**design/flow/design.v**
```verilog
module averager
    #(parameter int
        power = 8,  
        N = 12)     
    (
        input logic clk,
        reset,
        EN,
        input logic [N-1:0] Din,    
        output logic [N-1:0] Q      
    );
    logic [N-1:0] REG_ARRAY [2**power:1];
    logic [power+N-1:0] sum;
    assign Q = sum[power+N-1:power];
    always_ff @(posedge clk) begin
        if (reset) begin
            sum <= 0;
            for (int j = 1; j <= 2**power; j++) begin
                REG_ARRAY[j] <= 0;
            end
        end
        else if (EN) begin
            sum <= sum + Din - REG_ARRAY[2**power];
            for (int j = 2**power; j > 1; j--) begin
                REG_ARRAY[j] <= REG_ARRAY[j-1];
            end
            REG_ARRAY[1] <= Din;
        end
    end
endmodule
module adc_processing #(
    parameter int SCALING_FACTOR = 310866,
    parameter int SHIFT_FACTOR   = 19,
    parameter int NEGATIVE_FACTOR = 12
) (
    input  logic        clk,
    input  logic        reset,
    input  logic        ready,
    input  logic [15:0] data,
    output logic [15:0] ave_data,
    output logic [15:0] scaled_adc_data
);
    localparam int SCALING_FACTOR_WIDTH = $clog2(SCALING_FACTOR) + 1;
    localparam int INTERMEDIATE_WIDTH = 16 + SCALING_FACTOR_WIDTH;
    logic [INTERMEDIATE_WIDTH-1:0] scaled_adc_data_temp; 
    logic [15:0] scaled_adc_data_pipe;
    averager #(
        .power(8),  
        .N(16)      
    ) AVERAGER (
        .reset(reset),
        .clk(clk),
        .EN(ready),
        .Din(data),
        .Q(ave_data)
    );
    always_ff @(posedge clk) begin
        if (reset) begin
            scaled_adc_data <= 0;
            scaled_adc_data_temp <= 0;
            scaled_adc_data_pipe <= 0;
        end
        else if (ready) begin
            scaled_adc_data_temp <= ave_data * SCALING_FACTOR;             
            scaled_adc_data_pipe <= scaled_adc_data_temp >> SHIFT_FACTOR;  
            scaled_adc_data      <= scaled_adc_data_pipe - 12;             
        end                                                
    end                                                    
endmodule
```
**design/flow/run.sh**
```bash
#!/bin/bash
# the make line also repeats each setting of config.mk as NAME=value (left out here)
make -C /OpenROAD-flow-scripts/flow DESIGN_CONFIG=/design/flow/config.mk WORK_HOME=/design/flow/orfs CLKGATE_MAP_FILE= finish
```
**design/flow/config.mk**
```make
export PLATFORM = sky130hd
export DESIGN_NAME = adc_processing
export DESIGN_NICKNAME = adc_processing
export VERILOG_FILES = /design/flow/design.v
export SDC_FILE = /design/flow/constraint.sdc
export NUM_CORES = 4
export LEC_CHECK = 0
export CAP_MARGIN = 20
export CORE_MARGIN = 2
export CORE_UTILIZATION = 56
export PLACE_DENSITY = 0.6
export SLEW_MARGIN = 20
```
**design/flow/constraint.sdc**
```tcl
create_clock -name core_clock -period 3.63 [get_ports {clk}]
set_input_delay 0.7260 -clock core_clock [delete_from_list [all_inputs] [get_ports {clk}]]
set_output_delay 0.7260 -clock core_clock [all_outputs]
set_load 0.01 [all_outputs]
```
==> flow_summary_export.csv, run 1 <==
group,metric,value,unit
status,status,"complete, but fails checks",
status,so_faults,"setup timing",
logic_synthesis,enable_flop_cells,0,
final_timing,clock_skew,0.05960,ns
placement,hpwlAfterDp,140.9,mm
power_and_ir_drop,p_seq_share,37.5,%
route,via_count,90310,
global_route,antenna_found_initial,1,
power_and_ir_drop,power.switching,35.00,mW
hold_path,holdPathStages,2,
logic_synthesis,ys_sh_aoi,0.9008,%
logic_synthesis,ys_warn_count,3,
power_and_ir_drop,power_density,721.2,nW/um^2
worst_setup_path,crit_buf_inv,2,
floorplan,fp-utilization,56.41,%
logic_synthesis,synth_area,151400,um^2
hold_path,hp-start,"reset",
logic_synthesis,topCellsByArea,"dfxtp_1 (55%), mux2i_1 (27%), nor2_1 (10%)",
logic_synthesis,syn_area_per_cell,10.63,um^2
global_route,first_global_vias,87040,
global_route,grt_overflow,0,
worst_setup_path,crit_end,"scaled_adc_data_temp[28]$_SDFFE_PP0P_",
logic_synthesis,ys_sh_xor,0.2083,%
clocking,clock-sinks,4168,
logic_synthesis,adder_share,2.689,%
power_and_ir_drop,pg_clk,43.7,mW
floorplan,dieWidth,523.9,um
clocking,cts_buffer_depth,4,
worst_setup_path,required,4.40,ns
worst_setup_path,cp_max_fo,3,
worst_setup_path,r2r-start,"AVERAGER.sum[14]$_SDFFE_PP0P_",
layout,logic_area,63670,um^2
worst_setup_path,rr_endpoint,"scaled_adc_data_temp[28]$_SDFFE_PP0P_",
route,wl,235.6,mm
final_timing,setup_viol,16,
power_and_ir_drop,comb_power_share,27.0,%
floorplan,die_h,523.9,um
floorplan,ios,51,
power_and_ir_drop,p_int,88.08,mW
logic_synthesis,ys_async_sr_fraction,0,%
clocking,cts_buffers,417,
final_timing,fin_ws,-1.813,ns
floorplan,chipArea,274500,um^2
layout,seqCellArea,83460,um^2
worst_setup_path,rrSetupSlack,-1.81,ns
final_timing,finalMaxSlewViolations,0,
final_timing,worst_pin_slew,1.181,ns
worst_setup_path,worst-path-stages,18,
worst_setup_path,cpLargestDelayFamily,"adder cells",
clocking,cts-htree-levels,5,
route,drc_errors,0,
worst_setup_path,cpPeakStageDelay,0.61,ns
worst_setup_path,worstRegToRegCells,18,
power_and_ir_drop,sw_frac_of_total,28.44,%
power_and_ir_drop,seq-power,46.2,mW
route,first_iter_violations,4077,
route,avgRoutedWirePerCell,13.09,um
final_timing,fmax,183.7,MHz
placement,gp_congestion,0.8002,
clocking,clk_pin_slew,0.06,ns
power_and_ir_drop,power_leader,"registers",
placement,dp.cells,17230,
worst_setup_path,crit_chain,"fa_2 > xor2_1 > ha_2 > or2_4 > fa_1 > fa_2 > fa_1 > inv_1 > fa_1 > inv_2 > ha_4 > and2_4 > a2111o_1 > a31o_1 > o221a_4 > a221oi_2 > xor2_1 > o21ai_1",
logic_synthesis,yosysMostFrequentCell,"nor2_1",
logic_synthesis,top_area_cell,"dfxtp_1",
global_route,grt_max_degree,245,
worst_setup_path,worstPathArrival,6.21,ns
logic_synthesis,yosys-top-cells-count,"nor2_1 (4171), dfxtp_1 (4168), mux2i_1 (4131), clkbuf_1 (677), inv_1 (206)",
logic_synthesis,ys.flop_type,"dfxtp_1",
placement,io_buffers,50,
logic_synthesis,synth_seq_share,55.11,%
run,cap_violations,0,
run,log.warning_count,91,
logic_synthesis,syn-instance-count,14250,
route,first_pass_iters,5,
final_timing,tns,-24.90,ns
logic_synthesis,top_cell_area_share,55.11,%
power_and_ir_drop,pg_comb,33.2,mW
logic_synthesis,ys_ff,4168,
logic_synthesis,synthTopLogicFamily,"multiplexers",
global_route,grt_pass1_wl,408.1,mm
power_and_ir_drop,leakage,76.88,nW
logic_synthesis,ys_sh_simple,10.75,%
worst_setup_path,path_class,"flip-flop to flip-flop",
hold_path,hold_class,"input pin to flip-flop",
layout,nNetsFinal,14390,
worst_setup_path,cp-startpoint,"AVERAGER.sum[14]$_SDFFE_PP0P_",
worst_setup_path,cpMostUsedCell,"fa_1",
worst_setup_path,startpoint_type,"flip-flop",
final_timing,rsz0062_at_grt,"true",
layout,area_growth_syn_to_layout,12.73,%
final_timing,final_hold_viol_count,0,
logic_synthesis,yosys_cells,14250,
clocking,cts_tree,"yes",
power_and_ir_drop,pwr-share-clk,35.5,%
route,via_per_inst,5.015,
worst_setup_path,cpMaxStageDelayCell,"fa_2",
global_route,grt_usage,16.81,%
layout,fillCellCount,21320,
route,ant_nets,0,
layout,finalNonFillerCells,18010,
clocking,cts_root_buffer,"clkbuf_16",
logic_synthesis,yosys_area,151400,um^2
clocking,holdBufCountCts,0,
logic_synthesis,fp_nets,14530,
final_timing,post-route-min-period,5.443,ns
logic_synthesis,synth_cell_type_count,66,
floorplan,row_count,190,
final_timing,maxSlewHeadroom,21.24,%
final_timing,min_period_over_period,149.9,%
logic_synthesis,ys_sh_mux,27.31,%
power_and_ir_drop,ir_worst_vdd,1.322,mV
clocking,clock_latency,0.93,ns
floorplan,fp.coreArea,268400,um^2
hold_path,whs_endpoint,"AVERAGER.REG_ARRAY[1][7]$_SDFFE_PP0P_",
worst_setup_path,crit_path_end_kind,"flip-flop",
[per-layer routing]
layer	share of wire [%]	global-route usage [%]	up-vias
li1	-	-	47040
met1	49	22.24	42240
met2	47	28.56	624
met3	2.5	2.263	403
met4	2.4	5.018	0
met5	0	0	-
[per-stage QoR]
step | power [mW] | utilization [%] | cell area (um^2) | setup WS, ns | hold slack [ns]
3_5_place_dp | 77.69 | 58.11 | 156000 | -1.919 | 0.4537
2_1_floorplan | 66.53 | - | 151500 | -1.694 | 0.4248
5_1_grt | 130.2 | 63.59 | 170700 | -1.947 | 0.2936
6_report | 123.1 | 63.59 | 170700 | -1.813 | 0.3131
3_3_place_gp | 78.00 | 58.10 | 155900 | -1.915 | 0.4585
4_1_cts | 123.4 | 63.54 | 170500 | -1.818 | 0.2623
[area by class of cell]
type,count,area share (%)
multi-input cells,8920,37.30
well taps,3552,2.604
clock buffers,603,7.118
clock inverters,163,1.336
repair buffers,392,2.281
flip-flops and latches,4168,48.90
diodes,4,0.005865
inverters,206,0.4531
[timing repair]
action	CTS	global route
endpoints found under the hold margin	0	0
buffers inserted	3	3
resized	26	26
setup endpoints to repair	16	16
cloned	0	0
pin swaps	20	14
==> inputs of run 2 (changes only) <==
CELL_PAD_IN_SITES_DETAIL_PLACEMENT = 1   (was not set)
CELL_PAD_IN_SITES_GLOBAL_PLACEMENT = 3   (was not set)
CORE_UTILIZATION = 55   (was 56)
GPL_ROUTABILITY_DRIVEN = 0   (was not set)
GPL_TIMING_DRIVEN = 1   (was not set)
HOLD_SLACK_MARGIN = 0.19   (was not set)
MIN_ROUTING_LAYER = met2   (was not set)
PLACE_DENSITY = not set   (was 0.6)
PLACE_DENSITY_LB_ADDON = 0.23   (was not set)
SETUP_SLACK_MARGIN = 0.95   (was not set)
clock period = 3.5 ns   (was 3.63 ns; I/O delays follow)
==> run 2 against run 1 <==
Net effect: the run now fails in global placement without I/O (3_1_place_gp_skip_io); die size is 1.8% higher; synthesized cell count stayed put; area after synthesis stayed put.
==> flow_summary_export.csv, run 2 <==
group,metric,value,unit
logic_synthesis,ys_ff,4168,
logic_synthesis,topCellsByArea,"dfxtp_1 (55%), mux2i_1 (27%), nor2_1 (10%)",
logic_synthesis,ys.flop_type,"dfxtp_1",
logic_synthesis,enable_flop_cells,0,
logic_synthesis,syn-instance-count,14250,
logic_synthesis,synth_seq_share,55.11,%
logic_synthesis,synthTopLogicFamily,"multiplexers",
floorplan,chipArea,279500,um^2
floorplan,fp.coreArea,273600,um^2
logic_synthesis,yosys_area,151400,um^2
logic_synthesis,ys_async_sr_fraction,0,%
floorplan,row_count,192,
logic_synthesis,synth_area,151400,um^2
status,error_line,"[ERROR FLW-0024] Place density exceeds 1.0 (current PLACE_DENSITY_LB_ADDON =  0.23). Please check if the value of  PLACE_DENSITY_LB_ADDON is between 0 and 0.99.",
logic_synthesis,yosys_cells,14250,
logic_synthesis,fp_nets,14530,
logic_synthesis,top_area_cell,"dfxtp_1",
logic_synthesis,yosysMostFrequentCell,"nor2_1",
logic_synthesis,ys_sh_mux,27.31,%
logic_synthesis,top_cell_area_share,55.11,%
logic_synthesis,adder_share,2.689,%
logic_synthesis,synth_cell_type_count,66,
logic_synthesis,ys_sh_simple,10.75,%
logic_synthesis,yosys-top-cells-count,"nor2_1 (4171), dfxtp_1 (4168), mux2i_1 (4131), clkbuf_1 (677), inv_1 (206)",
floorplan,die_h,528.7,um
logic_synthesis,ys_warn_count,3,
status,lastStage,"global placement without I/O (3_1_place_gp_skip_io)",
logic_synthesis,syn_area_per_cell,10.63,um^2
floorplan,dieWidth,528.7,um
logic_synthesis,ys_sh_xor,0.2083,%
status,status,"stopped before the end",
logic_synthesis,ys_sh_aoi,0.9008,%
floorplan,fp-utilization,55.33,%
==> inputs of run 3 (changes only) <==
ABC_AREA = 1   (was not set)
CELL_PAD_IN_SITES_DETAIL_PLACEMENT = not set   (was 1)
CELL_PAD_IN_SITES_GLOBAL_PLACEMENT = not set   (was 3)
CORE_UTILIZATION = 60   (was 55)
CTS_CLUSTER_SIZE = 26   (was not set)
GPL_ROUTABILITY_DRIVEN = 1   (was 0)
HOLD_SLACK_MARGIN = not set   (was 0.19)
MIN_ROUTING_LAYER = met1   (was met2)
PLACE_DENSITY_LB_ADDON = 0.15   (was 0.23)
SETUP_SLACK_MARGIN = 1.19   (was 0.95)
SLEW_MARGIN = 35   (was 20)
TNS_END_PERCENT = 40   (was not set)
clock period = 6.47 ns   (was 3.5 ns; I/O delays follow)
==> run 3 against run 2 <==
Net effect: now clean on timing, DRC and antenna; die size shrank 9.0%; synthesized cell count grew 35%; area after synthesis shrank 0.80%.
==> flow_summary_export.csv, run 3 <==
group,metric,value,unit
status,status,"timing/DRC/antenna clean",
hold_path,whs_endpoint,"AVERAGER.REG_ARRAY[243][10]$_SDFFE_PP0P_",
logic_synthesis,ys_sh_xor,0.08165,%
route,via_per_inst,5.076,
clocking,cts_buffer_depth,4,
logic_synthesis,synth_cell_type_count,33,
power_and_ir_drop,power_density,410.0,nW/um^2
logic_synthesis,yosys_area,150200,um^2
layout,seqCellArea,83460,um^2
logic_synthesis,syn_area_per_cell,7.799,um^2
run,cap_violations,0,
placement,gp_congestion,0.8434,
logic_synthesis,syn-instance-count,19260,
worst_setup_path,crit_end,"scaled_adc_data_temp[33]$_SDFFE_PP0P_",
worst_setup_path,cpLargestDelayFamily,"adder cells",
final_timing,post-route-min-period,5.057,ns
worst_setup_path,cpPeakStageDelay,0.60,ns
logic_synthesis,synthTopLogicFamily,"simple AND/OR/NAND/NOR gates",
logic_synthesis,ys.flop_type,"dfxtp_1",
logic_synthesis,ys_sh_simple,21.97,%
placement,place_ws,1.024,ns
clocking,cts-htree-levels,5,
worst_setup_path,startpoint_type,"flip-flop",
final_timing,final_hold_viol_count,0,
global_route,grt_overflow,0,
layout,logic_area,58690,um^2
global_route,grt_pass1_wl,464.5,mm
logic_synthesis,synth_seq_share,55.56,%
global_route,grt_usage,19.97,%
final_timing,rsz0062_at_grt,"true",
clocking,cts_root_buffer,"clkbuf_16",
run,log.warning_count,133,
final_timing,worst_pin_slew,1.116,ns
power_and_ir_drop,power_leader,"registers",
floorplan,die_h,504.3,um
worst_setup_path,cp_max_fo,6,
logic_synthesis,synth_area,150200,um^2
floorplan,dieWidth,504.3,um
worst_setup_path,required,7.27,ns
placement,hpwlAfterDp,136.3,mm
power_and_ir_drop,pg_comb,15.2,mW
final_timing,maxSlewHeadroom,25.57,%
power_and_ir_drop,comb_power_share,22.5,%
power_and_ir_drop,leakage,70.82,nW
worst_setup_path,path_class,"flip-flop to flip-flop",
floorplan,chipArea,254300,um^2
route,ant_nets,0,
logic_synthesis,top_area_cell,"dfxtp_1",
global_route,grt_max_degree,281,
final_timing,setup_viol,0,
power_and_ir_drop,pg_clk,24.1,mW
worst_setup_path,worstPathArrival,5.86,ns
clocking,clock-sinks,4168,
worst_setup_path,r2r-start,"AVERAGER.sum[14]$_SDFFE_PP0P_",
worst_setup_path,crit_chain,"fa_2 > inv_1 > fa_1 > inv_1 > fa_1 > fa_2 > fa_1 > inv_1 > fa_1 > inv_1 > ha_4 > nand2_2 > nor2_4 > and2_1 > nand2_1 > nand3_1 > nand2_1 > nand3_1 > nand3_1 > nand2_1 > inv_1",
logic_synthesis,yosysMostFrequentCell,"nor2_1",
layout,area_growth_syn_to_layout,9.467,%
floorplan,fp-utilization,60.40,%
power_and_ir_drop,sw_frac_of_total,29.91,%
hold_path,holdPathStages,2,
worst_setup_path,cp-startpoint,"AVERAGER.sum[14]$_SDFFE_PP0P_",
worst_setup_path,cpMaxStageDelayCell,"fa_2",
final_timing,finalMaxSlewViolations,0,
clocking,clock_latency,0.97,ns
hold_path,hold_class,"flip-flop to flip-flop",
logic_synthesis,ys_sh_aoi,14.22,%
logic_synthesis,top_cell_area_share,55.56,%
logic_synthesis,topCellsByArea,"dfxtp_1 (56%), nor2_1 (21%), o21ai_0 (14%)",
worst_setup_path,rrSetupSlack,1.41,ns
worst_setup_path,crit_path_end_kind,"flip-flop",
worst_setup_path,cpMostUsedCell,"inv_1",
hold_path,hp-start,"AVERAGER.REG_ARRAY[242][10]$_SDFFE_PP0P_",
logic_synthesis,fp_nets,19540,
worst_setup_path,worstRegToRegCells,21,
clocking,clk_pin_slew,0.06,ns
global_route,first_global_vias,105300,
layout,nNetsFinal,18760,
route,avgRoutedWirePerCell,11.83,um
logic_synthesis,ys_warn_count,3,
layout,fillCellCount,21280,
power_and_ir_drop,power.switching,20.16,mW
final_timing,clock_skew,0.07627,ns
route,wl,261.7,mm
power_and_ir_drop,seq-power,28.2,mW
worst_setup_path,worst-path-stages,21,
route,first_iter_violations,8249,
global_route,antenna_found_initial,1,
power_and_ir_drop,p_seq_share,41.8,%
worst_setup_path,rr_endpoint,"scaled_adc_data_temp[33]$_SDFFE_PP0P_",
power_and_ir_drop,p_int,47.24,mW
final_timing,fmax,197.8,MHz
route,drc_errors,0,
floorplan,fp.coreArea,248700,um^2
route,first_pass_iters,5,
floorplan,row_count,183,
placement,placed_cell_area,150300,um^2
logic_synthesis,yosys-top-cells-count,"nor2_1 (8301), dfxtp_1 (4168), o21ai_0 (4143), clkbuf_1 (879), inv_1 (399)",
power_and_ir_drop,pwr-share-clk,35.7,%
final_timing,tns,0,ns
logic_synthesis,ys_async_sr_fraction,0,%
placement,io_buffers,50,
floorplan,ios,51,
clocking,cts_buffers,415,
power_and_ir_drop,ir_worst_vdd,0.8948,mV
logic_synthesis,ys_sh_mux,0,%
layout,final_area,164400,um^2
clocking,cts_tree,"yes",
worst_setup_path,crit_buf_inv,5,
final_timing,fin_ws,1.413,ns
logic_synthesis,ys_ff,4168,
logic_synthesis,enable_flop_cells,0,
logic_synthesis,adder_share,2.711,%
final_timing,min_period_over_period,78.16,%
route,via_count,112300,
final_timing,whs,0.4240,ns
logic_synthesis,yosys_cells,19260,
## run 3: final cells by class
type	instances	share of cell area (%)
repair buffers	211	1.637
clock inverters	121	1.046
flip-flops and latches	4168	50.77
clock buffers	606	7.376
well taps	3330	2.534
diodes	2	0.003044
inverters	402	0.9331
multi-input cells	13280	35.70
## run 3: metal layers
metal | share of wire [%] | global-route usage, % | up-vias
li1 | - | - | 59570
met1 | 50 | 26.34 | 51300
met2 | 45 | 34.53 | 994
met3 | 2.6 | 2.544 | 432
met4 | 2.2 | 5.201 | 0
met5 | 0 | 0 | -
## run 3: what timing repair did
action | in CTS | in global routing
gates resized | 5 | 48
pin swaps | 0 | 3
endpoints found under the setup margin | 14 | 16
cloned | 0 | 0
hold buffers | 0 | 0
setup buffers | 0 | 3
## run 3: metrics by stage
step	utilization (%)	std cells	total power, mW
floorplan	-	19260	39.38
global placement	60.44	21390	42.66
detailed placement	60.44	21390	42.77
CTS	66.01	22120	67.05
global route	66.11	22120	71.80
finish	66.11	22120	67.40
==> inputs of run 4 (changes only) <==
CORE_UTILIZATION = 68   (was 60)
CTS_CLUSTER_SIZE = 13   (was 26)
GPL_ROUTABILITY_DRIVEN = not set   (was 1)
GPL_TIMING_DRIVEN = not set   (was 1)
MIN_ROUTING_LAYER = not set   (was met1)
PLACE_DENSITY_LB_ADDON = not set   (was 0.15)
SETUP_SLACK_MARGIN = not set   (was 1.19)
SLEW_MARGIN = 20   (was 35)
TNS_END_PERCENT = not set   (was 40)
clock period = 3.29 ns   (was 6.47 ns; I/O delays follow)
==> run 4 against run 3 <==
Net effect: the layout now fails its checks (setup timing); combinational power increased by 150%; cell area up 0.95%; via count rose by 1.8%; register-to-register slack worse by 2.9 ns; power increased by 100%; critical path depth grew 1; count of clock-buffer cells in the layout up 12; area after synthesis stayed put.
==> flow_summary_export.csv, run 4 <==
group,metric,value,unit
status,status,"complete, but fails checks",
status,so_faults,"setup timing",
floorplan,fp.coreArea,219500,um^2
worst_setup_path,required,4.07,ns
final_timing,post-route-min-period,4.770,ns
global_route,grt_pass1_wl,479.3,mm
logic_synthesis,ys_sh_mux,0,%
final_timing,worst_pin_slew,0.9559,ns
power_and_ir_drop,p_int,95.28,mW
power_and_ir_drop,p_seq_share,40.2,%
floorplan,row_count,172,
worst_setup_path,crit_end,"scaled_adc_data_temp[32]$_SDFFE_PP0P_",
power_and_ir_drop,power.switching,42.53,mW
clocking,clk_pin_slew,0.06,ns
global_route,first_global_vias,108600,
layout,final_area,166000,um^2
logic_synthesis,topCellsByArea,"dfxtp_1 (56%), nor2_1 (21%), o21ai_0 (14%)",
global_route,antenna_found_initial,1,
logic_synthesis,yosys_cells,19260,
floorplan,dieWidth,474.0,um
logic_synthesis,fp_nets,19540,
worst_setup_path,r2r-start,"AVERAGER.sum[14]$_SDFFE_PP0P_",
logic_synthesis,synth_cell_type_count,33,
route,first_iter_violations,7580,
route,via_per_inst,5.219,
power_and_ir_drop,power_leader,"registers",
clocking,cts_tree,"yes",
worst_setup_path,worst-path-stages,22,
route,wl,271.6,mm
logic_synthesis,ys.flop_type,"dfxtp_1",
layout,area_growth_syn_to_layout,10.50,%
floorplan,chipArea,224600,um^2
logic_synthesis,ys_sh_simple,21.97,%
power_and_ir_drop,leakage,71.93,nW
final_timing,fmax,209.7,MHz
route,ant_nets,0,
worst_setup_path,startpoint_type,"flip-flop",
clocking,clock_latency,0.96,ns
worst_setup_path,crit_path_end_kind,"flip-flop",
final_timing,rsz0062_at_grt,"true",
power_and_ir_drop,seq-power,55.4,mW
worst_setup_path,crit_buf_inv,5,
route,drc_errors,0,
worst_setup_path,cpMaxStageDelayCell,"fa_2",
route,avgRoutedWirePerCell,12.40,um
layout,nNetsFinal,19020,
floorplan,fp-utilization,68.42,%
logic_synthesis,synth_area,150200,um^2
global_route,grt_overflow,0,
route,via_count,114300,
logic_synthesis,syn_area_per_cell,7.799,um^2
floorplan,ios,51,
worst_setup_path,path_class,"flip-flop to flip-flop",
power_and_ir_drop,comb_power_share,27.4,%
logic_synthesis,ys_sh_xor,0.08165,%
floorplan,die_h,474.0,um
worst_setup_path,crit_chain,"fa_2 > inv_2 > fa_1 > inv_1 > fa_1 > fa_2 > fa_1 > inv_1 > fa_1 > inv_2 > ha_4 > nand2_4 > nor2_4 > inv_2 > nor2_4 > nand2_1 > nand3_2 > nand2_2 > nand3_2 > nand2_1 > nor2_1 > nor2_1",
final_timing,setup_viol,16,
run,log.warning_count,96,
logic_synthesis,synthTopLogicFamily,"simple AND/OR/NAND/NOR gates",
hold_path,whs_endpoint,"AVERAGER.REG_ARRAY[136][15]$_SDFFE_PP0P_",
clocking,cts_buffer_depth,4,
power_and_ir_drop,pwr-share-clk,32.4,%
logic_synthesis,top_area_cell,"dfxtp_1",
hold_path,hold_class,"input pin to flip-flop",
logic_synthesis,yosys_area,150200,um^2
global_route,grt_max_degree,250,
logic_synthesis,ys_warn_count,3,
final_timing,finalMaxSlewViolations,0,
worst_setup_path,rrSetupSlack,-1.48,ns
run,cap_violations,0,
layout,seqCellArea,83460,um^2
worst_setup_path,cpMostUsedCell,"fa_1",
power_and_ir_drop,power_density,830.4,nW/um^2
logic_synthesis,top_cell_area_share,55.56,%
route,first_pass_iters,7,
hold_path,holdPathStages,3,
final_timing,clock_skew,0.06802,ns
placement,place_ws,-1.627,ns
layout,utilization,75.60,%
logic_synthesis,adder_share,2.711,%
power_and_ir_drop,pg_comb,37.8,mW
logic_synthesis,syn-instance-count,19260,
hold_path,hp-start,"ready",
power_and_ir_drop,sw_frac_of_total,30.86,%
global_route,grt_usage,23.80,%
logic_synthesis,ys_sh_aoi,14.22,%
logic_synthesis,yosysMostFrequentCell,"nor2_1",
logic_synthesis,synth_seq_share,55.56,%
placement,io_buffers,50,
clocking,clock-sinks,4168,
worst_setup_path,worstRegToRegCells,22,
power_and_ir_drop,ir_worst_vdd,1.974,mV
worst_setup_path,rr_endpoint,"scaled_adc_data_temp[32]$_SDFFE_PP0P_",
logic_synthesis,ys_async_sr_fraction,0,%
power_and_ir_drop,pg_clk,44.7,mW
worst_setup_path,cpPeakStageDelay,0.61,ns
worst_setup_path,cp-startpoint,"AVERAGER.sum[14]$_SDFFE_PP0P_",
worst_setup_path,worstPathArrival,5.55,ns
worst_setup_path,cpLargestDelayFamily,"adder cells",
worst_setup_path,cp_max_fo,4,
clocking,cts_buffers,413,
logic_synthesis,yosys-top-cells-count,"nor2_1 (8301), dfxtp_1 (4168), o21ai_0 (4143), clkbuf_1 (879), inv_1 (399)",
clocking,cts_root_buffer,"clkbuf_16",
placement,placed_cell_area,152600,um^2
placement,gp_congestion,0.8522,
clocking,holdBufCountCts,0,
final_timing,maxSlewHeadroom,36.27,%
final_timing,min_period_over_period,145.0,%
final_timing,final_hold_viol_count,0,
logic_synthesis,enable_flop_cells,0,
layout,logic_area,59110,um^2
logic_synthesis,ys_ff,4168,
clocking,cts-htree-levels,5,
placement,hpwlAfterDp,151.4,mm
final_timing,fin_ws,-1.480,ns
layout,fillCellCount,16620,
[run 4: timing repair]
action                                  in CTS  in global routing
setup buffers                                3                  0
pin swaps                                   40                 36
endpoints found under the setup margin      16                 16
resized                                     73                 39
[run 4: final cells by class]
type | instances | area share (%)
sequential | 4168 | 50.29
multi-input combinational | 13280 | 35.62
clock buffer | 618 | 7.230
timing repair buffer | 474 | 3.219
tap | 2871 | 2.165
inverter | 402 | 0.9198
clock inverter | 86 | 0.5519
antenna | 1 | 0.001508
[run 4: routing by layer]
metal / routed length [um] / track usage, %
met2: 127700 / 42.00
met5: 0 / 0
met4: 5114 / 5.760
met1: 132000 / 31.07
met3: 6834 / 2.808
[run 4: metrics by stage]
stage / power, mW / cells / setup TNS (ns) / hold slack [ns]
CTS: 138.0 / 21900 / -22.95 / 0.1846
floorplan: 79.73 / 19260 / -20.70 / 0.4297
finish: 137.8 / 21900 / -22.70 / 0.2470
detailed placement: 89.13 / 21200 / -25.60 / 0.4528
global placement: 88.80 / 21200 / -24.92 / 0.4503
global route: 146.3 / 21900 / -26.05 / 0.2393
==> inputs of run 5 (changes only) <==
CORE_UTILIZATION = 72   (was 68)
CTS_CLUSTER_DIAMETER = 379   (was not set)
CTS_CLUSTER_SIZE = 14   (was 13)
PLACE_DENSITY_LB_ADDON = 0.03   (was not set)
SETUP_SLACK_MARGIN = -0.34   (was not set)
clock period = 3.6 ns   (was 3.29 ns; I/O delays follow)
==> run 5 against run 4 <==
Net effect: the layout still fails its checks (setup timing); wire length down 1.9%; via count is 0.67% lower; global-route usage up 0.76 points; synthesized cell count unchanged; cell area fell by 2.9%; worst hold slack improved by 0.099 ns.
==> flow_summary_export.csv, run 5 <==
group,metric,value,unit
logic_synthesis,synth_area,150200,um^2
clocking,cts-htree-levels,5,
global_route,use_met2,43.68,%
power_and_ir_drop,pg_comb,34.3,mW
global_route,grt_max_degree,243,
worst_setup_path,worstPathArrival,5.66,ns
worst_setup_path,worstRegToRegCells,21,
logic_synthesis,fp_nets,19540,
final_timing,fmax,204.8,MHz
placement,hpwlAfterDp,149.1,mm
power_and_ir_drop,power.switching,37.01,mW
run,cap_violations,0,
logic_synthesis,enable_flop_cells,0,
logic_synthesis,synth_cell_type_count,33,
route,via_count,113500,
run,log.warning_count,132,
hold_path,hold_class,"input pin to flip-flop",
status,so_faults,"setup timing",
logic_synthesis,ys_sh_aoi,14.22,%
global_route,grt_overflow,0,
logic_synthesis,yosys_cells,19260,
final_timing,setup_viol,16,
clocking,clock-sinks,4168,
logic_synthesis,yosys-top-cells-count,"nor2_1 (8301), dfxtp_1 (4168), o21ai_0 (4143), clkbuf_1 (879), inv_1 (399)",
clocking,cts_buffer_depth,4,
global_route,busiest_layer,"met2",
power_and_ir_drop,leakage,69.61,nW
logic_synthesis,topCellsByArea,"dfxtp_1 (56%), nor2_1 (21%), o21ai_0 (14%)",
power_and_ir_drop,ir_worst_vdd,1.967,mV
clocking,cts_root_buffer,"clkbuf_16",
route,ant_nets,0,
power_and_ir_drop,comb_power_share,29.2,%
floorplan,dieWidth,460.7,um
power_and_ir_drop,power_leader,"registers",
clocking,holdBufCountCts,0,
global_route,grt_pass1_wl,466.9,mm
route,first_pass_iters,5,
worst_setup_path,cp-startpoint,"AVERAGER.sum[14]$_SDFFE_PP0P_",
final_timing,post-route-min-period,4.883,ns
hold_path,whs_endpoint,"AVERAGER.REG_ARRAY[89][5]$_SDFFE_PP0P_",
logic_synthesis,top_area_cell,"dfxtp_1",
route,drc_errors,0,
power_and_ir_drop,pwr-share-clk,27.7,%
worst_setup_path,crit_buf_inv,5,
worst_setup_path,cp_max_fo,4,
global_route,first_global_vias,107300,
logic_synthesis,synth_seq_share,55.56,%
worst_setup_path,rrSetupSlack,-1.28,ns
worst_setup_path,cpMostUsedCell,"fa_1",
global_route,antenna_found_initial,1,
layout,area_growth_syn_to_layout,7.342,%
logic_synthesis,syn-instance-count,19260,
clocking,cts_tree,"yes",
floorplan,ios,51,
worst_setup_path,startpoint_type,"flip-flop",
final_timing,tns,-18.83,ns
worst_setup_path,cpPeakStageDelay,0.57,ns
worst_setup_path,cpMaxStageDelayCell,"fa_2",
logic_synthesis,ys.flop_type,"dfxtp_1",
floorplan,fp.coreArea,207300,um^2
logic_synthesis,ys_sh_simple,21.97,%
logic_synthesis,syn_area_per_cell,7.799,um^2
placement,gp_congestion,0.8752,
final_timing,min_period_over_period,135.6,%
worst_setup_path,required,4.38,ns
power_and_ir_drop,seq-power,50.6,mW
logic_synthesis,ys_async_sr_fraction,0,%
worst_setup_path,cpLargestDelayFamily,"adder cells",
final_timing,finalMaxSlewViolations,0,
floorplan,fp-utilization,72.45,%
worst_setup_path,crit_end,"scaled_adc_data_temp[32]$_SDFFE_PP0P_",
floorplan,row_count,167,
logic_synthesis,yosysMostFrequentCell,"nor2_1",
logic_synthesis,synthTopLogicFamily,"simple AND/OR/NAND/NOR gates",
worst_setup_path,crit_chain,"fa_2 > inv_2 > fa_1 > inv_1 > fa_1 > fa_2 > fa_1 > inv_1 > fa_1 > inv_2 > ha_4 > nand2_4 > nor2_4 > buf_4 > nand2_1 > nand3_1 > nand2_1 > nand3_1 > nand2_1 > nor2_1 > nor2_1",
power_and_ir_drop,power_density,728.6,nW/um^2
power_and_ir_drop,p_int,80.45,mW
logic_synthesis,top_cell_area_share,55.56,%
route,first_iter_violations,8857,
logic_synthesis,ys_sh_xor,0.08165,%
logic_synthesis,adder_share,2.711,%
final_timing,clock_skew,0.09383,ns
logic_synthesis,ys_ff,4168,
final_timing,final_hold_viol_count,0,
worst_setup_path,crit_path_end_kind,"flip-flop",
logic_synthesis,yosys_area,150200,um^2
layout,nNetsFinal,18890,
floorplan,die_h,460.7,um
final_timing,maxSlewHeadroom,40.74,%
logic_synthesis,ys_warn_count,3,
global_route,grt_use_met1,31.57,%
route,via_per_inst,5.302,
worst_setup_path,r2r-start,"AVERAGER.sum[14]$_SDFFE_PP0P_",
route,wl,266.5,mm
hold_path,holdPathStages,3,
layout,utilization,77.77,%
global_route,grt_usage,24.56,%
power_and_ir_drop,pg_clk,32.6,mW
power_and_ir_drop,sw_frac_of_total,31.51,%
placement,io_buffers,50,
route,avgRoutedWirePerCell,12.44,um
final_timing,fin_ws,-1.283,ns
layout,finalNonFillerCells,21420,
layout,final_area,161200,um^2
global_route,use_met3,3.059,%
clocking,clk_pin_slew,0.07,ns
final_timing,rsz0062_at_grt,"true",
clocking,cts_buffers,347,
logic_synthesis,ys_sh_mux,0,%
worst_setup_path,rr_endpoint,"scaled_adc_data_temp[32]$_SDFFE_PP0P_",
placement,placed_cell_area,151900,um^2
worst_setup_path,worst-path-stages,21,
clocking,clock_latency,0.96,ns
status,status,"complete, but fails checks",
placement,dp.cells,21050,
hold_path,hp-start,"ready",
power_and_ir_drop,p_seq_share,43.1,%
worst_setup_path,path_class,"flip-flop to flip-flop",
final_timing,worst_pin_slew,0.8889,ns
floorplan,chipArea,212300,um^2
run 5: area by class of cell:
| class | count | area [um^2] |
|---|---|---|
| Clock buffer | 353 | 8812 |
| Multi-Input combinational cell | 13280 | 59050 |
| Sequential cell | 4168 | 83460 |
| Timing Repair Buffer | 409 | 4731 |
| Inverter | 402 | 1524 |
| Antenna cell | 2 | 5.005 |
| Clock inverter | 11 | 136.4 |
| Tap cell | 2788 | 3488 |
| Fill cell | 15310 | 46070 |
run 5: metal layers:
metal | vias up | routed length [um] | share of wire (%)
met2 | 1201 | 125100 | 47
li1 | 59580 | - | -
met5 | - | 0 | 0
met3 | 427 | 7412 | 2.8
met1 | 52340 | 128500 | 48
met4 | 0 | 5395 | 2.0
run 5: timing repair:
action | in CTS | in global routing
cloned | 0 | 0
buffers inserted | 1 | 1
pin swaps | 22 | 20
endpoints found under the hold margin | 0 | 0
gates resized | 49 | 53
endpoints found under the setup margin | 16 | 16
run 5: metrics by stage:
step	power (mW)	worst slack, ns	hold WS [ns]
final	117.5	-1.283	0.3465
after global routing	124.8	-1.504	0.3233
after CTS	116.7	-1.292	0.2994
after detailed placement	81.95	-1.352	0.4579
after global placement	81.60	-1.334	0.4468
after floorplan	72.88	-1.063	0.4297
==> inputs of run 6 (changes only) <==
CTS_CLUSTER_DIAMETER = not set   (was 379)
CTS_CLUSTER_SIZE = 13   (was 14)
PLACE_DENSITY = 0.79   (was not set)
PLACE_DENSITY_LB_ADDON = not set   (was 0.03)
SETUP_SLACK_MARGIN = not set   (was -0.34)
clock period = 3.81 ns   (was 3.6 ns; I/O delays follow)
==> run 6 against run 5 <==
Net effect: the layout still fails its checks (setup timing); final cell count grew 1.2%; combinational power shrank 3%; sequential power shrank 5.5%; sequential cell count is the same; via count grew 1.1%; non-clock buffer count shrank 30; critical path type unchanged; critical endpoint is now scaled_adc_data_temp[28]$_SDFFE_PP0P_; largest power group unchanged.
==> flow_summary_export.csv, run 6 <==
group,metric,value,unit
status,status,"complete, but fails checks",
status,so_faults,"setup timing",
worst_setup_path,worst-path-stages,23,
route,first_pass_iters,6,
clocking,clock_latency,0.96,ns
placement,io_buffers,50,
worst_setup_path,cp-startpoint,"AVERAGER.sum[14]$_SDFFE_PP0P_",
logic_synthesis,adder_share,2.711,%
final_timing,min_period_over_period,128.0,%
floorplan,row_count,167,
power_and_ir_drop,comb_power_share,27.9,%
logic_synthesis,yosys_cells,19260,
power_and_ir_drop,sw_frac_of_total,30.97,%
route,via_count,114800,
power_and_ir_drop,p_int,81.63,mW
clocking,cts_root_buffer,"clkbuf_16",
worst_setup_path,r2r-start,"AVERAGER.sum[14]$_SDFFE_PP0P_",
worst_setup_path,cpPeakStageDelay,0.59,ns
route,via_per_inst,5.296,
logic_synthesis,ys_sh_simple,21.97,%
route,avgRoutedWirePerCell,12.62,um
logic_synthesis,top_area_cell,"dfxtp_1",
logic_synthesis,yosys-top-cells-count,"nor2_1 (8301), dfxtp_1 (4168), o21ai_0 (4143), clkbuf_1 (879), inv_1 (399)",
logic_synthesis,ys_sh_mux,0,%
final_timing,fmax,205.1,MHz
global_route,grt_pass1_wl,478.3,mm
worst_setup_path,crit_chain,"fa_2 > inv_2 > fa_1 > inv_1 > fa_1 > fa_2 > fa_1 > inv_2 > fa_1 > inv_2 > ha_4 > nand2_4 > inv_2 > nand2_2 > nand2_2 > nand2_2 > nand2_2 > a21oi_2 > nand2_1 > nand2_1 > nand3_1 > nand2_1 > inv_1",
floorplan,fp-utilization,72.45,%
clocking,cts_buffers,404,
floorplan,dieWidth,460.7,um
logic_synthesis,synth_area,150200,um^2
logic_synthesis,ys_sh_xor,0.08165,%
final_timing,clock_skew,0.06332,ns
final_timing,final_hold_viol_count,0,
logic_synthesis,syn-instance-count,19260,
placement,dp.cells,21010,
final_timing,rsz0062_at_grt,"true",
clocking,cts_tree,"yes",
logic_synthesis,ys_sh_aoi,14.22,%
layout,utilization,79.25,%
logic_synthesis,enable_flop_cells,0,
placement,hpwlAfterDp,149.7,mm
power_and_ir_drop,pwr-share-clk,31.6,%
final_timing,post-route-min-period,4.877,ns
route,drc_errors,0,
logic_synthesis,synthTopLogicFamily,"simple AND/OR/NAND/NOR gates",
floorplan,fp.coreArea,207300,um^2
logic_synthesis,yosys_area,150200,um^2
power_and_ir_drop,power_density,719.9,nW/um^2
final_timing,finalMaxSlewViolations,0,
worst_setup_path,crit_buf_inv,6,
final_timing,setup_viol,16,
logic_synthesis,fp_nets,19540,
logic_synthesis,ys_warn_count,3,
hold_path,hp-start,"ready",
logic_synthesis,top_cell_area_share,55.56,%
final_timing,maxSlewHeadroom,27.24,%
run,cap_violations,0,
power_and_ir_drop,pg_clk,37.4,mW
hold_path,whs_endpoint,"AVERAGER.REG_ARRAY[96][7]$_SDFFE_PP0P_",
power_and_ir_drop,finalPower,118.3,mW
worst_setup_path,cpMaxStageDelayCell,"fa_2",
worst_setup_path,rr_endpoint,"scaled_adc_data_temp[28]$_SDFFE_PP0P_",
worst_setup_path,cp_max_fo,4,
logic_synthesis,ys_async_sr_fraction,0,%
placement,placed_cell_area,151400,um^2
layout,finalNonFillerCells,21680,
layout,nNetsFinal,18920,
global_route,grt_max_degree,294,
floorplan,die_h,460.7,um
logic_synthesis,syn_area_per_cell,7.799,um^2
power_and_ir_drop,power_leader,"registers",
worst_setup_path,path_class,"flip-flop to flip-flop",
hold_path,hold_class,"input pin to flip-flop",
floorplan,chipArea,212300,um^2
power_and_ir_drop,seq-power,47.8,mW
placement,gp_congestion,0.8552,
layout,final_area,164300,um^2
route,wl,273.6,mm
clocking,cts_buffer_depth,4,
global_route,first_global_vias,109300,
final_timing,worst_pin_slew,1.091,ns
worst_setup_path,worstRegToRegCells,23,
worst_setup_path,required,4.62,ns
power_and_ir_drop,ir_worst_vdd,1.497,mV
worst_setup_path,startpoint_type,"flip-flop",
logic_synthesis,synth_cell_type_count,33,
power_and_ir_drop,leakage,71.08,nW
route,ant_nets,0,
logic_synthesis,synth_seq_share,55.56,%
clocking,clock-sinks,4168,
worst_setup_path,worstPathArrival,5.68,ns
layout,area_growth_syn_to_layout,9.376,%
worst_setup_path,crit_path_end_kind,"flip-flop",
power_and_ir_drop,pg_comb,33.1,mW
clocking,cts-htree-levels,5,
worst_setup_path,rrSetupSlack,-1.07,ns
clocking,holdBufCountCts,0,
power_and_ir_drop,power.switching,36.62,mW
global_route,antenna_found_initial,2,
logic_synthesis,ys_ff,4168,
clocking,clk_pin_slew,0.06,ns
run,log.warning_count,100,
logic_synthesis,ys.flop_type,"dfxtp_1",
final_timing,fin_ws,-1.067,ns
logic_synthesis,yosysMostFrequentCell,"nor2_1",
power_and_ir_drop,p_seq_share,40.5,%
route,first_iter_violations,8910,
logic_synthesis,topCellsByArea,"dfxtp_1 (56%), nor2_1 (21%), o21ai_0 (14%)",
floorplan,ios,51,
global_route,grt_overflow,0,
hold_path,holdPathStages,3,
global_route,grt_usage,25.26,%
worst_setup_path,crit_end,"scaled_adc_data_temp[28]$_SDFFE_PP0P_",
worst_setup_path,cpLargestDelayFamily,"adder cells",
-- run 6: metrics by stage --
stage                     setup WS, ns  TNS [ns]  hold WS, ns
final                           -1.067    -16.03       0.3965
after global routing            -1.247    -18.92       0.3952
after CTS                       -1.066    -16.18       0.3518
after detailed placement        -1.186    -17.60       0.4592
after global placement          -1.194    -17.51       0.4549
after floorplan                -0.8533    -12.38       0.4297
-- run 6: layout make-up --
type                       instances  area [um^2]
sequential                      4168        83460
multi-input combinational      13280        59140
fill                           14600        43020
clock buffer                     598        11740
timing repair buffer             379         4314
tap                             2788         3488
inverter                         402         1529
clock inverter                    58        586.8
antenna                            2        5.005
-- run 6: what timing repair did --
| item | 4_1_cts | 5_1_grt |
|---|---|---|
| pin swaps | 45 | 41 |
| endpoints found under the setup margin | 16 | 16 |
| gates resized | 63 | 67 |
| gates cloned | 0 | 0 |
| setup buffers | 5 | 4 |
-- run 6: metal layers --
| layer | part of all wire (%) | track usage [%] |
|---|---|---|
| met4 | 1.9 | 6.658 |
| met1 | 47 | 32.00 |
| met2 | 48 | 45.41 |
| met3 | 2.7 | 3.059 |
| met5 | 0 | 0 |
==> inputs of run 7 (changes only) <==
CORE_UTILIZATION = 68   (was 72)
PLACE_DENSITY = not set   (was 0.79)
clock period = 3.23 ns   (was 3.81 ns; I/O delays follow)
==> run 7 against run 6 <==
Net effect: still fails the layout checks on setup timing; non-clock buffer count up 116; largest cell class unchanged; maximum frequency up 1.8%; global-route usage down 1.6 points; sequential cell count unchanged; power up 17%; final cell count up 1.0%; highest routed layer unchanged; combinational power up 16%.
==> flow_summary_export.csv, run 7 <==
group,metric,value,unit
status,so_faults,"setup timing",
worst_setup_path,required,4.04,ns
power_and_ir_drop,pg_clk,44.1,mW
logic_synthesis,ys_sh_mux,0,%
hold_path,hp-start,"ready",
logic_synthesis,synth_cell_type_count,33,
power_and_ir_drop,pg_comb,38.4,mW
hold_path,holdPathStages,3,
final_timing,maxSlewHeadroom,33.36,%
worst_setup_path,cp_max_fo,3,
worst_setup_path,cpMostUsedCell,"fa_1",
worst_setup_path,r2r-start,"AVERAGER.sum[13]$_SDFFE_PP0P_",
global_route,first_global_vias,108700,
layout,area_growth_syn_to_layout,10.30,%
logic_synthesis,ys_warn_count,3,
run,log.warning_count,91,
clocking,clock_latency,0.98,ns
power_and_ir_drop,comb_power_share,27.6,%
worst_setup_path,crit_end,"scaled_adc_data_temp[33]$_SDFFE_PP0P_",
final_timing,post-route-min-period,4.790,ns
power_and_ir_drop,sw_frac_of_total,30.78,%
logic_synthesis,ys.flop_type,"dfxtp_1",
status,status,"complete, but fails checks",
logic_synthesis,yosys_area,150200,um^2
layout,nNetsFinal,19040,
global_route,antenna_found_initial,1,
logic_synthesis,yosys-top-cells-count,"nor2_1 (8301), dfxtp_1 (4168), o21ai_0 (4143), clkbuf_1 (879), inv_1 (399)",
clocking,cts_tree,"yes",
worst_setup_path,crit_chain,"fa_2 > inv_2 > fa_1 > inv_2 > fa_1 > fa_2 > fa_1 > inv_1 > fa_1 > inv_2 > ha_4 > nand2_4 > nor2_4 > and2_4 > nand2_2 > nand3_2 > nand2_2 > nand3_2 > nand3_1 > nand2_1 > inv_1",
logic_synthesis,enable_flop_cells,0,
clocking,holdBufCountCts,0,
route,avgRoutedWirePerCell,12.33,um
route,via_count,114300,
logic_synthesis,synth_seq_share,55.56,%
worst_setup_path,rrSetupSlack,-1.56,ns
clocking,cts_root_buffer,"clkbuf_16",
logic_synthesis,top_area_cell,"dfxtp_1",
floorplan,fp.coreArea,219500,um^2
final_timing,fmax,208.8,MHz
worst_setup_path,cpPeakStageDelay,0.61,ns
hold_path,whs_endpoint,"AVERAGER.REG_ARRAY[148][0]$_SDFFE_PP0P_",
floorplan,fp-utilization,68.42,%
final_timing,fin_ws,-1.560,ns
final_timing,rsz0062_at_grt,"true",
clocking,post-cts-setup-buffers,0,
clocking,cts_buffer_depth,4,
floorplan,dieWidth,474.0,um
hold_path,hold_class,"input pin to flip-flop",
logic_synthesis,ys_ff,4168,
route,wl,269.9,mm
logic_synthesis,ys_async_sr_fraction,0,%
layout,finalNonFillerCells,21900,
final_timing,whs,0.1755,ns
worst_setup_path,path_class,"flip-flop to flip-flop",
logic_synthesis,synthTopLogicFamily,"simple AND/OR/NAND/NOR gates",
global_route,grt_pass1_wl,477.0,mm
global_route,grt_max_degree,248,
logic_synthesis,yosysMostFrequentCell,"nor2_1",
logic_synthesis,syn-instance-count,19260,
logic_synthesis,ys_sh_simple,21.97,%
logic_synthesis,syn_area_per_cell,7.799,um^2
placement,gp_congestion,0.8527,
global_route,grt_usage,23.65,%
worst_setup_path,worstPathArrival,5.60,ns
final_timing,setup_viol,16,
worst_setup_path,rr_endpoint,"scaled_adc_data_temp[33]$_SDFFE_PP0P_",
logic_synthesis,fp_nets,19540,
logic_synthesis,ys_sh_aoi,14.22,%
worst_setup_path,crit_path_end_kind,"flip-flop",
power_and_ir_drop,seq-power,56.4,mW
worst_setup_path,cpMaxStageDelayCell,"fa_2",
final_timing,worst_pin_slew,0.9996,ns
power_and_ir_drop,p_seq_share,40.6,%
power_and_ir_drop,ir_worst_vdd,1.835,mV
logic_synthesis,top_cell_area_share,55.56,%
final_timing,finalMaxSlewViolations,0,
clocking,cts_buffers,407,
placement,dp.cells,21220,
route,via_per_inst,5.218,
power_and_ir_drop,pwr-share-clk,31.8,%
worst_setup_path,cpLargestDelayFamily,"adder cells",
route,ant_nets,0,
floorplan,row_count,172,
clocking,clock-sinks,4168,
logic_synthesis,ys_sh_xor,0.08165,%
logic_synthesis,adder_share,2.711,%
final_timing,clock_skew,0.06597,ns
placement,hpwlAfterDp,151.9,mm
logic_synthesis,synth_area,150200,um^2
power_and_ir_drop,power.switching,42.75,mW
floorplan,die_h,474.0,um
power_and_ir_drop,power_leader,"registers",
layout,final_area,165600,um^2
floorplan,chipArea,224600,um^2
worst_setup_path,cp-startpoint,"AVERAGER.sum[13]$_SDFFE_PP0P_",
clocking,cts-htree-levels,5,
worst_setup_path,worst-path-stages,21,
power_and_ir_drop,leakage,71.80,nW
logic_synthesis,yosys_cells,19260,
route,first_iter_violations,7430,
route,first_pass_iters,8,
placement,placed_cell_area,152800,um^2
logic_synthesis,topCellsByArea,"dfxtp_1 (56%), nor2_1 (21%), o21ai_0 (14%)",
power_and_ir_drop,finalPower,138.9,mW
final_timing,final_hold_viol_count,0,
power_and_ir_drop,power_density,838.4,nW/um^2
route,drc_errors,0,
final_timing,min_period_over_period,148.3,%
run,cap_violations,0,
placement,io_buffers,50,
worst_setup_path,crit_buf_inv,5,
placement,place_ws,-1.671,ns
clocking,clk_pin_slew,0.06,ns
floorplan,ios,51,
global_route,grt_overflow,0,
worst_setup_path,worstRegToRegCells,21,
power_and_ir_drop,p_int,96.13,mW
worst_setup_path,startpoint_type,"flip-flop",
-- run 7: metal layers --
metal | GRT usage, % | wire length, um | vias up
met1 | 30.89 | 131500 | 52550
met2 | 41.13 | 124800 | 1173
met5 | 0 | 0 | -
met4 | 6.108 | 5376 | 0
met3 | 3.321 | 8221 | 416
li1 | - | - | 60120
-- run 7: repair_timing --
action                                 4_1_cts  5_1_grt
resized                                     72       32
pin swaps                                   37       32
setup endpoints to repair                   16       16
endpoints found under the hold margin        0        0
-- run 7: area by class of cell --
class | instances | area, um^2
diodes | 4 | 10.01
clock buffers | 613 | 11890
clock inverters | 61 | 504.2
fillers | 16740 | 53870
inverters | 402 | 1531
multi-input cells | 13280 | 59080
flip-flops and latches | 4168 | 83460
well taps | 2871 | 3592
repair buffers | 495 | 5588
-- run 7: through the flow --
step	utilization [%]	TNS, ns
2_1_floorplan	-	-21.66
3_3_place_gp	69.62	-26.54
3_5_place_dp	69.62	-26.94
4_1_cts	75.39	-23.79
5_1_grt	75.46	-27.30
6_report	75.46	-23.92
==> inputs of run 8 (changes only) <==
ABC_AREA = not set   (was 1)
CORE_UTILIZATION = 72   (was 68)
CTS_CLUSTER_DIAMETER = 400   (was not set)
CTS_CLUSTER_SIZE = not set   (was 13)
PLACE_DENSITY_LB_ADDON = 0.0   (was not set)
clock period = 3.63 ns   (was 3.23 ns; I/O delays follow)
==> run 8 against run 7 <==
Net effect: the layout still fails its checks (setup timing); clock skew is 0.016 ns higher; cell area rose by 1.6%; critical path depth unchanged; via count is 20% lower; die size fell by 4.8%; first-iteration DRC count is 34% lower; worst setup slack lost 0.18 ns; sequential power is 18% lower; area after synthesis up 0.81%; clock power decreased by 7.7%; critical endpoint is now scaled_adc_data_temp[34]$_SDFFE_PP0P_; largest cell class unchanged; largest power group unchanged; highest routed layer unchanged.
==> flow_summary_export.csv, run 8 <==
group,metric,value,unit
hold_path,hp-start,"ready",
hold_path,holdPathStages,3,
logic_synthesis,ys_ff,4168,
floorplan,fp.coreArea,209400,um^2
global_route,antenna_found_initial,1,
worst_setup_path,rrSetupSlack,-1.74,ns
route,wl,246.7,mm
worst_setup_path,cpMostUsedCell,"fa_1",
clocking,cts-htree-levels,5,
route,first_iter_violations,4930,
placement,gp_congestion,0.8161,
power_and_ir_drop,pg_comb,33.0,mW
logic_synthesis,ys_warn_count,3,
global_route,use_met2,39.25,%
final_timing,maxSlewHeadroom,28.95,%
clocking,cts_tree,"yes",
layout,logic_area,63740,um^2
power_and_ir_drop,ir_worst_vdd,1.920,mV
route,via_per_inst,5.347,
floorplan,die_h,462.6,um
status,status,"complete, but fails checks",
layout,fillCellCount,12630,
hold_path,hold_class,"input pin to flip-flop",
final_timing,fin_ws,-1.736,ns
worst_setup_path,worst-path-stages,21,
route,via_count,91810,
worst_setup_path,crit_end,"scaled_adc_data_temp[34]$_SDFFE_PP0P_",
layout,nNetsFinal,14350,
power_and_ir_drop,sw_frac_of_total,28.12,%
final_timing,rsz0062_at_grt,"true",
route,avgRoutedWirePerCell,14.37,um
power_and_ir_drop,pg_clk,40.7,mW
logic_synthesis,synth_cell_type_count,66,
logic_synthesis,ys_sh_aoi,0.9008,%
worst_setup_path,startpoint_type,"flip-flop",
global_route,grt_overflow,0,
logic_synthesis,synthTopLogicFamily,"multiplexers",
run,cap_violations,0,
global_route,grt_max_degree,254,
worst_setup_path,crit_chain,"fa_2 > xor2_1 > ha_2 > or2_4 > fa_1 > fa_2 > fa_1 > inv_1 > fa_1 > inv_2 > ha_4 > buf_4 > buf_6 > nand4_1 > nor4_4 > a31oi_2 > o21ai_4 > a221oi_4 > buf_6 > a41oi_4 > o41ai_4",
clocking,clock_latency,0.97,ns
worst_setup_path,required,4.38,ns
global_route,grt_usage,22.49,%
logic_synthesis,synth_area,151400,um^2
logic_synthesis,yosys-top-cells-count,"nor2_1 (4171), dfxtp_1 (4168), mux2i_1 (4131), clkbuf_1 (677), inv_1 (206)",
floorplan,dieWidth,462.6,um
power_and_ir_drop,p_int,86.15,mW
route,ant_nets,0,
clocking,clk_pin_slew,0.06,ns
worst_setup_path,r2r-start,"AVERAGER.sum[13]$_SDFFE_PP0P_",
worst_setup_path,cpLargestDelayFamily,"adder cells",
final_timing,clock_skew,0.08229,ns
worst_setup_path,rr_endpoint,"scaled_adc_data_temp[34]$_SDFFE_PP0P_",
logic_synthesis,ys.flop_type,"dfxtp_1",
final_timing,finalMaxSlewViolations,0,
placement,io_buffers,50,
final_timing,min_period_over_period,147.8,%
final_timing,fmax,186.4,MHz
logic_synthesis,top_cell_area_share,55.11,%
power_and_ir_drop,power_density,712.0,nW/um^2
floorplan,chipArea,214000,um^2
logic_synthesis,top_area_cell,"dfxtp_1",
logic_synthesis,enable_flop_cells,0,
final_timing,whs,0.4282,ns
clocking,holdBufCountCts,0,
status,so_faults,"setup timing",
global_route,first_global_vias,90810,
worst_setup_path,crit_buf_inv,5,
logic_synthesis,syn_area_per_cell,10.63,um^2
global_route,grt_pass1_wl,423.3,mm
placement,hpwlAfterDp,142.9,mm
logic_synthesis,yosysMostFrequentCell,"nor2_1",
worst_setup_path,worstRegToRegCells,21,
logic_synthesis,fp_nets,14530,
floorplan,ios,51,
global_route,grt_use_met1,28.97,%
logic_synthesis,yosys_cells,14250,
run,log.warning_count,85,
logic_synthesis,syn-instance-count,14250,
power_and_ir_drop,leakage,76.23,nW
layout,seqCellArea,83450,um^2
worst_setup_path,crit_path_end_kind,"flip-flop",
worst_setup_path,cp-startpoint,"AVERAGER.sum[13]$_SDFFE_PP0P_",
final_timing,final_hold_viol_count,0,
logic_synthesis,ys_async_sr_fraction,0,%
logic_synthesis,adder_share,2.689,%
logic_synthesis,ys_sh_mux,27.31,%
clocking,clock-sinks,4168,
clocking,cts_root_buffer,"clkbuf_16",
logic_synthesis,synth_seq_share,55.11,%
global_route,busiest_layer,"met2",
power_and_ir_drop,power_leader,"registers",
logic_synthesis,ys_sh_simple,10.75,%
hold_path,whs_endpoint,"AVERAGER.REG_ARRAY[180][14]$_SDFFE_PP0P_",
logic_synthesis,yosys_area,151400,um^2
worst_setup_path,cpMaxStageDelayCell,"fa_2",
clocking,cts_buffer_depth,4,
clocking,cts_buffers,400,
logic_synthesis,topCellsByArea,"dfxtp_1 (55%), mux2i_1 (27%), nor2_1 (10%)",
logic_synthesis,ys_sh_xor,0.2083,%
power_and_ir_drop,finalPower,119.8,mW
route,drc_errors,0,
floorplan,row_count,168,
worst_setup_path,cpPeakStageDelay,0.61,ns
layout,area_growth_syn_to_layout,11.18,%
final_timing,worst_pin_slew,1.066,ns
worst_setup_path,path_class,"flip-flop to flip-flop",
power_and_ir_drop,pwr-share-clk,34.0,%
floorplan,fp-utilization,72.31,%
power_and_ir_drop,power.switching,33.70,mW
worst_setup_path,worstPathArrival,6.12,ns
route,first_pass_iters,7,
final_timing,setup_viol,16,
power_and_ir_drop,p_seq_share,38.5,%
power_and_ir_drop,comb_power_share,27.5,%
final_timing,post-route-min-period,5.366,ns
power_and_ir_drop,seq-power,46.2,mW
global_route,use_met3,3.030,%
worst_setup_path,cp_max_fo,5,
[run 8: final cells by class]
type,instances,share of cell area [%]
flip-flops and latches,4168,49.58
multi-input cells,8920,37.87
clock buffers,583,6.984
repair buffers,376,2.252
well taps,2805,2.085
clock inverters,110,0.7694
inverters,206,0.4594
diodes,1,0.001487
[run 8: routing by layer]
metal,vias up,routed length [um]
met4,0,6168
met2,817,121500
met3,469,6195
li1,46960,-
met5,-,0
met1,43570,112900
[run 8: stage by stage]
step	area, um^2	instances	setup slack [ns]	utilization [%]	setup TNS [ns]
after global routing	168300	17170	-1.913	80.40	-28.23
after CTS	168200	17170	-1.761	80.35	-24.20
after detailed placement	154900	16470	-1.904	73.98	-26.61
after global placement	154900	16470	-1.879	73.98	-25.85
final	168300	17170	-1.736	80.40	-25.14
after floorplan	151500	14250	-1.694	-	-20.78
[run 8: what timing repair did]
item | CTS | global route
resized | 55 | 13
setup endpoints to repair | 16 | 16
setup buffers | 7 | 1
pin swaps | 39 | 12
==> inputs of run 9 (changes only) <==
ABC_AREA = 1   (was not set)
CORE_ASPECT_RATIO = 0.75   (was not set)
CORE_UTILIZATION = 71   (was 72)
CTS_CLUSTER_DIAMETER = not set   (was 400)
CTS_CLUSTER_SIZE = 41   (was not set)
GPL_ROUTABILITY_DRIVEN = 0   (was not set)
PLACE_DENSITY_LB_ADDON = 0.11   (was 0.0)
SETUP_SLACK_MARGIN = 0.5   (was not set)
SLEW_MARGIN = 25   (was 20)
clock period = 4.72 ns   (was 3.63 ns; I/O delays follow)
==> run 9 against run 8 <==
Net effect: still fails the layout checks on setup timing; core utilization down 2.6 points; final cell count rose by 26%; clock power is 24% lower; wire length rose by 11%; power shrank 20%; count of clock-buffer cells in the layout decreased by 52; sequential power down 16%; clock skew down 0.056 ns; maximum frequency increased by 10%; worst hold slack improved by 0.030 ns; critical endpoint is now scaled_adc_data_temp[33]$_SDFFE_PP0P_; largest cell class unchanged.
==> flow_summary_export.csv, run 9 <==
group,metric,value,unit
logic_synthesis,synth_cell_type_count,33,
logic_synthesis,top_cell_area_share,55.56,%
route,ant_nets,0,
final_timing,setup_viol,15,
route,avgRoutedWirePerCell,12.68,um
worst_setup_path,worst-path-stages,21,
clocking,holdBufCountCts,0,
logic_synthesis,syn_area_per_cell,7.799,um^2
worst_setup_path,path_class,"flip-flop to flip-flop",
clocking,cts_buffers,369,
run,log.warning_count,117,
layout,area_growth_syn_to_layout,9.157,%
run,cap_violations,0,
power_and_ir_drop,p_int,65.95,mW
clocking,clock_latency,0.86,ns
route,via_count,114200,
floorplan,fp.coreArea,210600,um^2
floorplan,ios,51,
logic_synthesis,ys_warn_count,3,
clocking,cts_root_buffer,"clkbuf_16",
hold_path,holdPathStages,2,
placement,dp.cells,20990,
global_route,grt_usage,24.72,%
logic_synthesis,synth_area,150200,um^2
route,drc_errors,0,
hold_path,hp-start,"AVERAGER.sum[0]$_SDFFE_PP0P_",
logic_synthesis,ys.flop_type,"dfxtp_1",
logic_synthesis,ys_sh_mux,0,%
power_and_ir_drop,power_density,582.3,nW/um^2
power_and_ir_drop,finalPower,95.47,mW
route,via_per_inst,5.274,
logic_synthesis,yosys_cells,19260,
worst_setup_path,worstPathArrival,5.61,ns
route,wl,274.6,mm
worst_setup_path,cp-startpoint,"AVERAGER.sum[14]$_SDFFE_PP0P_",
floorplan,dieWidth,535.1,um
logic_synthesis,top_area_cell,"dfxtp_1",
power_and_ir_drop,p_seq_share,40.5,%
worst_setup_path,crit_end,"scaled_adc_data_temp[33]$_SDFFE_PP0P_",
clocking,cts_tree,"yes",
status,so_faults,"setup timing",
floorplan,row_count,146,
floorplan,chipArea,215300,um^2
worst_setup_path,startpoint_type,"flip-flop",
floorplan,fp-utilization,71.30,%
power_and_ir_drop,pg_clk,31.1,mW
floorplan,die_h,402.3,um
logic_synthesis,synthTopLogicFamily,"simple AND/OR/NAND/NOR gates",
worst_setup_path,r2r-start,"AVERAGER.sum[14]$_SDFFE_PP0P_",
layout,finalNonFillerCells,21660,
worst_setup_path,required,5.47,ns
logic_synthesis,synth_seq_share,55.56,%
logic_synthesis,yosys-top-cells-count,"nor2_1 (8301), dfxtp_1 (4168), o21ai_0 (4143), clkbuf_1 (879), inv_1 (399)",
logic_synthesis,ys_sh_aoi,14.22,%
final_timing,clock_skew,0.02610,ns
worst_setup_path,rrSetupSlack,-0.14,ns
worst_setup_path,cp_max_fo,3,
global_route,grt_overflow,0,
worst_setup_path,worstRegToRegCells,21,
global_route,antenna_found_initial,3,
final_timing,fin_ws,-0.1430,ns
placement,place_ws,-0.2444,ns
power_and_ir_drop,leakage,70.91,nW
final_timing,maxSlewHeadroom,35.46,%
power_and_ir_drop,pwr-share-clk,32.5,%
logic_synthesis,yosys_area,150200,um^2
final_timing,finalMaxSlewViolations,0,
power_and_ir_drop,ir_worst_vdd,1.931,mV
power_and_ir_drop,comb_power_share,27.0,%
worst_setup_path,crit_path_end_kind,"flip-flop",
placement,io_buffers,50,
logic_synthesis,ys_sh_xor,0.08165,%
logic_synthesis,ys_async_sr_fraction,0,%
global_route,grt_max_degree,254,
power_and_ir_drop,power.switching,29.52,mW
final_timing,fmax,205.6,MHz
hold_path,hold_class,"flip-flop to flip-flop",
logic_synthesis,ys_sh_simple,21.97,%
final_timing,min_period_over_period,103.0,%
power_and_ir_drop,sw_frac_of_total,30.92,%
placement,hpwlAfterDp,150.3,mm
logic_synthesis,fp_nets,19540,
logic_synthesis,ys_ff,4168,
global_route,first_global_vias,107200,
global_route,grt_pass1_wl,476.8,mm
logic_synthesis,enable_flop_cells,0,
logic_synthesis,adder_share,2.711,%
worst_setup_path,crit_chain,"fa_2 > inv_2 > fa_1 > inv_1 > fa_1 > fa_2 > fa_1 > inv_1 > fa_1 > inv_2 > ha_4 > nand2_4 > nor2_4 > and2_4 > nand2_1 > nand3_1 > nand2_1 > nand3_1 > nand3_1 > nand2_1 > inv_1",
power_and_ir_drop,pg_comb,25.8,mW
power_and_ir_drop,power_leader,"registers",
final_timing,rsz0062_at_grt,"true",
worst_setup_path,cpMostUsedCell,"fa_1",
layout,nNetsFinal,18830,
final_timing,worst_pin_slew,0.9682,ns
worst_setup_path,cpLargestDelayFamily,"adder cells",
hold_path,whs_endpoint,"AVERAGER.sum[0]$_SDFFE_PP0P_",
status,status,"complete, but fails checks",
worst_setup_path,cpPeakStageDelay,0.62,ns
logic_synthesis,syn-instance-count,19260,
power_and_ir_drop,seq-power,38.7,mW
clocking,cts_buffer_depth,4,
clocking,clk_pin_slew,0.06,ns
worst_setup_path,crit_buf_inv,5,
final_timing,final_hold_viol_count,0,
logic_synthesis,topCellsByArea,"dfxtp_1 (56%), nor2_1 (21%), o21ai_0 (14%)",
worst_setup_path,rr_endpoint,"scaled_adc_data_temp[33]$_SDFFE_PP0P_",
route,first_pass_iters,6,
route,first_iter_violations,9160,
clocking,cts-htree-levels,5,
worst_setup_path,cpMaxStageDelayCell,"fa_2",
logic_synthesis,yosysMostFrequentCell,"nor2_1",
final_timing,post-route-min-period,4.863,ns
clocking,clock-sinks,4168,
[run 9: layout make-up]
class / count / area (um^2)
fillers: 15020 / 46690
clock inverters: 131 / 1868
repair buffers: 328 / 3750
well taps: 2812 / 3518
clock buffers: 531 / 10810
diodes: 1 / 2.502
multi-input cells: 13280 / 59000
flip-flops and latches: 4168 / 83460
inverters: 402 / 1526
[run 9: layer usage]
layer  vias up  share of wire [%]  track usage, %
li1      59730                  -               -
met2      1628                 45           42.10
met3       435                3.9           3.404
met1     52420                 49           33.17
met5         -                  0               0
met4         0                2.1           6.323
[run 9: repair_timing]
| item | CTS | global route |
|---|---|---|
| buffers inserted | 2 | 5 |
| pin swaps | 15 | 30 |
| setup endpoints to repair | 16 | 16 |
| gates resized | 34 | 55 |
[run 9: per-stage QoR]
stage / instance area (um^2) / hold WS (ns) / util [%] / setup TNS (ns)
2_1_floorplan: 150300 / 0.4297 / - / 0
3_3_place_gp: 150900 / 0.4462 / 71.62 / -0.8825
3_5_place_dp: 150900 / 0.4539 / 71.62 / -2.163
4_1_cts: 163700 / 0.4594 / 77.72 / -0.8432
5_1_grt: 163900 / 0.4810 / 77.83 / -4.021
6_report: 163900 / 0.4582 / 77.83 / -1.219
Power is estimated from default activity; no workload was simulated.
